Design battle_ship, start of the top module:
module battle_ship(
      input wire clk,			 
      input wire clr,
      input wire btnU,
      input wire btnD,
      input wire btnR,
      input wire btnL,
      input wire sel,
	    input sw,
      output wire [2:0] red,	 
      output wire [2:0] green,   
      output wire [1:0] blue,	     
      output wire [3:0] an,
      output wire [7:0] seg,
      output wire hsync,		 
      output wire vsync			 
	);
Size: about 240 flip-flops, about 0.014 sq mm of cells after synthesis.
Settings: LEC_CHECK=0, CAP_MARGIN=20, CORE_MARGIN=2, CORE_UTILIZATION=70, CTS_CLUSTER_DIAMETER=63, CTS_CLUSTER_SIZE=32, SETUP_SLACK_MARGIN=2.57, SLEW_MARGIN=20; clock period 8.68 ns.
run.sh (not shown) runs the stock make flow with config.mk's settings and CLKGATE_MAP_FILE=.
The first run passed the timing, DRC and antenna checks.
Change:
Settings changed: CTS_CLUSTER_DIAMETER 63 to 30, SETUP_SLACK_MARGIN 2.57 to 2.3.
Clock period 8.68 ns to 7.78 ns, I/O delays scaled along.
Outcome: Wire length went up by 5.0%. Combinational power went up by 12%. Hold slack got worse by 0.012 ns. Fmax went up by 1.7%. Cell count went up by 2.7%. Power went up by 49%. Non-clock buffer count went up by 2.

* * *

Setup of violet:
battle_ship again, from the RTL that the note above started with.
clock: 5.25 ns
lec_check: 0
abc_area: 1
cap_margin: 20
core_margin: 2
core_utilization: 72
cts_cluster_size: 100
slew_margin: 20
tns_end_percent: 10
What the final checks of violet revealed, after a flow that finished every stage, was a layout that fails on negative setup slack.
Changes in maple relative to violet:
- changing CORE_UTILIZATION from 72 to 66
- removing TNS_END_PERCENT (formerly 10)
- removing ABC_AREA (formerly 1)
- removing CTS_CLUSTER_SIZE (formerly 100)
- changing the clock period (ns, I/O delays scaled along) from 5.25 to 3.43
Findings:
maple -> stages 100% | layout checks FAIL | negative setup slack
On area fraction in full adders, half adders and majority gates, maple and violet are basically level.
Changes observed in maple relative to violet: setup slack down 0.095 ns, static leakage up 0.99%.

* * *

battle_ship again, from the RTL that the note above started with.
==> flow/config.mk <==
export PLATFORM = sky130hd
export DESIGN_NAME = battle_ship
export DESIGN_NICKNAME = battle_ship
export VERILOG_FILES = /design/flow/design.v
export SDC_FILE = /design/flow/constraint.sdc
export NUM_CORES = 4
export LEC_CHECK = 0
export CAP_MARGIN = 20
export CELL_PAD_IN_SITES_GLOBAL_PLACEMENT = 0
export CORE_ASPECT_RATIO = 1.64
export CORE_MARGIN = 2
export CORE_UTILIZATION = 70
export CTS_CLUSTER_DIAMETER = 365
export CTS_CLUSTER_SIZE = 23
export PLACE_DENSITY_LB_ADDON = 0.14
export SETUP_SLACK_MARGIN = 1.14
export SLEW_MARGIN = 20
export TNS_END_PERCENT = 5
==> flow/constraint.sdc <==
create_clock -name core_clock -period 3.85 [get_ports {clk}]
set_input_delay 0.7700 -clock core_clock [delete_from_list [all_inputs] [get_ports {clk}]]
set_output_delay 0.7700 -clock core_clock [all_outputs]
set_load 0.01 [all_outputs]
The baseline completed, yet does not pass: negative setup slack.
Change:
CELL_PAD_IN_SITES_GLOBAL_PLACEMENT = not set   (was 0)
CORE_ASPECT_RATIO = not set   (was 1.64)
CORE_UTILIZATION = 56   (was 70)
CTS_CLUSTER_DIAMETER = not set   (was 365)
CTS_CLUSTER_SIZE = not set   (was 23)
PLACE_DENSITY_LB_ADDON = not set   (was 0.14)
SETUP_SLACK_MARGIN = not set   (was 1.14)
TNS_END_PERCENT = not set   (was 5)
clock period = 5.21 ns   (was 3.85 ns; I/O delays follow)
Effect:
- The new run ran to the end with no violations
- fmax shrinks by roughly a tenth
- design area falls by a few percent
- die area rose by a quarter to a third
- setup slack gains 930 ps
- total power drops by about a fifth
- hold slack got worse by 12 ps
- clock-buffer cell count climbs by 25

* * *

battle_ship again, from the RTL that the note above started with.
Settings: LEC_CHECK=0, CAP_MARGIN=5, CORE_ASPECT_RATIO=0.85, CORE_MARGIN=2, CORE_UTILIZATION=72, CTS_CLUSTER_SIZE=31, SETUP_SLACK_MARGIN=0.61, SLEW_MARGIN=20; clock period 6.87 ns.
The starting point passed the timing, DRC and antenna checks.
Change:
- SETUP_SLACK_MARGIN: 0.61 -> 0.9
- clock period: 6.87 -> 7.03 ns (I/O delays scaled with it)
The new run finished with timing, DRC and antenna clean.
Global-route usage is lower by 3.7 points.
Total power is lower by 6.0%.
Critical path depth is higher by 2.
Routed wire length is lower by 7.0%.
Final area is lower by 0.70%.
Core utilization is lower by 0.55 points.
Count of clock-buffer cells in the layout is lower by 2.
Hold slack improved by 0.014 ns.

* * *

battle_ship again, from the RTL that the note above started with.
clock: 3.8 ns
lec_check: 0
cap_margin: 0
cell_pad_in_sites_detail_placement: 1
cell_pad_in_sites_global_placement: 0
core_aspect_ratio: 0.64
core_margin: 10
core_utilization: 51
cts_cluster_size: 91
gpl_routability_driven: 0
max_routing_layer: met5
place_density_lb_addon: 0.18
setup_slack_margin: 1.14
slew_margin: 20
tns_end_percent: 75
The starting point stopped in global routing on GRT-0232.
Edit:
- CAP_MARGIN: 0 -> 20
- CELL_PAD_IN_SITES_DETAIL_PLACEMENT: 1 -> unset
- CELL_PAD_IN_SITES_GLOBAL_PLACEMENT: 0 -> unset
- CORE_ASPECT_RATIO: 0.64 -> unset
- CORE_MARGIN: 10 -> 9
- CORE_UTILIZATION: 51 -> 40
- CTS_CLUSTER_SIZE: 91 -> unset
- MAX_ROUTING_LAYER: met5 -> unset
- PLACE_DENSITY_LB_ADDON: 0.18 -> unset
- SETUP_SLACK_MARGIN: 1.14 -> unset
- TNS_END_PERCENT: 75 -> unset
- clock period: 3.8 -> 10.0 ns (I/O delays scaled with it)
Effect: This time the run produced a clean layout; synthesized cell count stays the same; synthesized area stays the same; die size climbs by 21%.
Edit:
- CAP_MARGIN: 20 -> 0
- CELL_PAD_IN_SITES_DETAIL_PLACEMENT: unset -> 1
- CELL_PAD_IN_SITES_GLOBAL_PLACEMENT: unset -> 0
- CORE_ASPECT_RATIO: unset -> 0.64
- CORE_MARGIN: 9 -> 10
- CORE_UTILIZATION: 40 -> 51
- CTS_CLUSTER_SIZE: unset -> 91
- MAX_ROUTING_LAYER: unset -> met5
- PLACE_DENSITY_LB_ADDON: unset -> 0.18
- TNS_END_PERCENT: unset -> 75
The changed run completed with no timing, DRC or antenna violations; power is lower by 4.5%; final cell count is lower by 4.5%; worst setup slack degrades by 0.29 ns.
Edit:
- CELL_PAD_IN_SITES_GLOBAL_PLACEMENT: 0 -> 2
- MAX_ROUTING_LAYER: met5 -> met4
- PLACE_DENSITY_LB_ADDON: 0.18 -> unset
What happened: Worst hold slack improved by 0.0073 ns; synthesized area does not change; via count is lower by 1.9%; count of clock-buffer cells in the layout rises by 3; global-route usage increases by 2.0 points; final cell count went up by 0.46%; fmax went up by 5.4%; flip-flop count stays the same; sequential share of layout area fell by 0.13 points; final area increases by 0.42%; total power hardly moves.
Power and IR drop assume default switching activity.
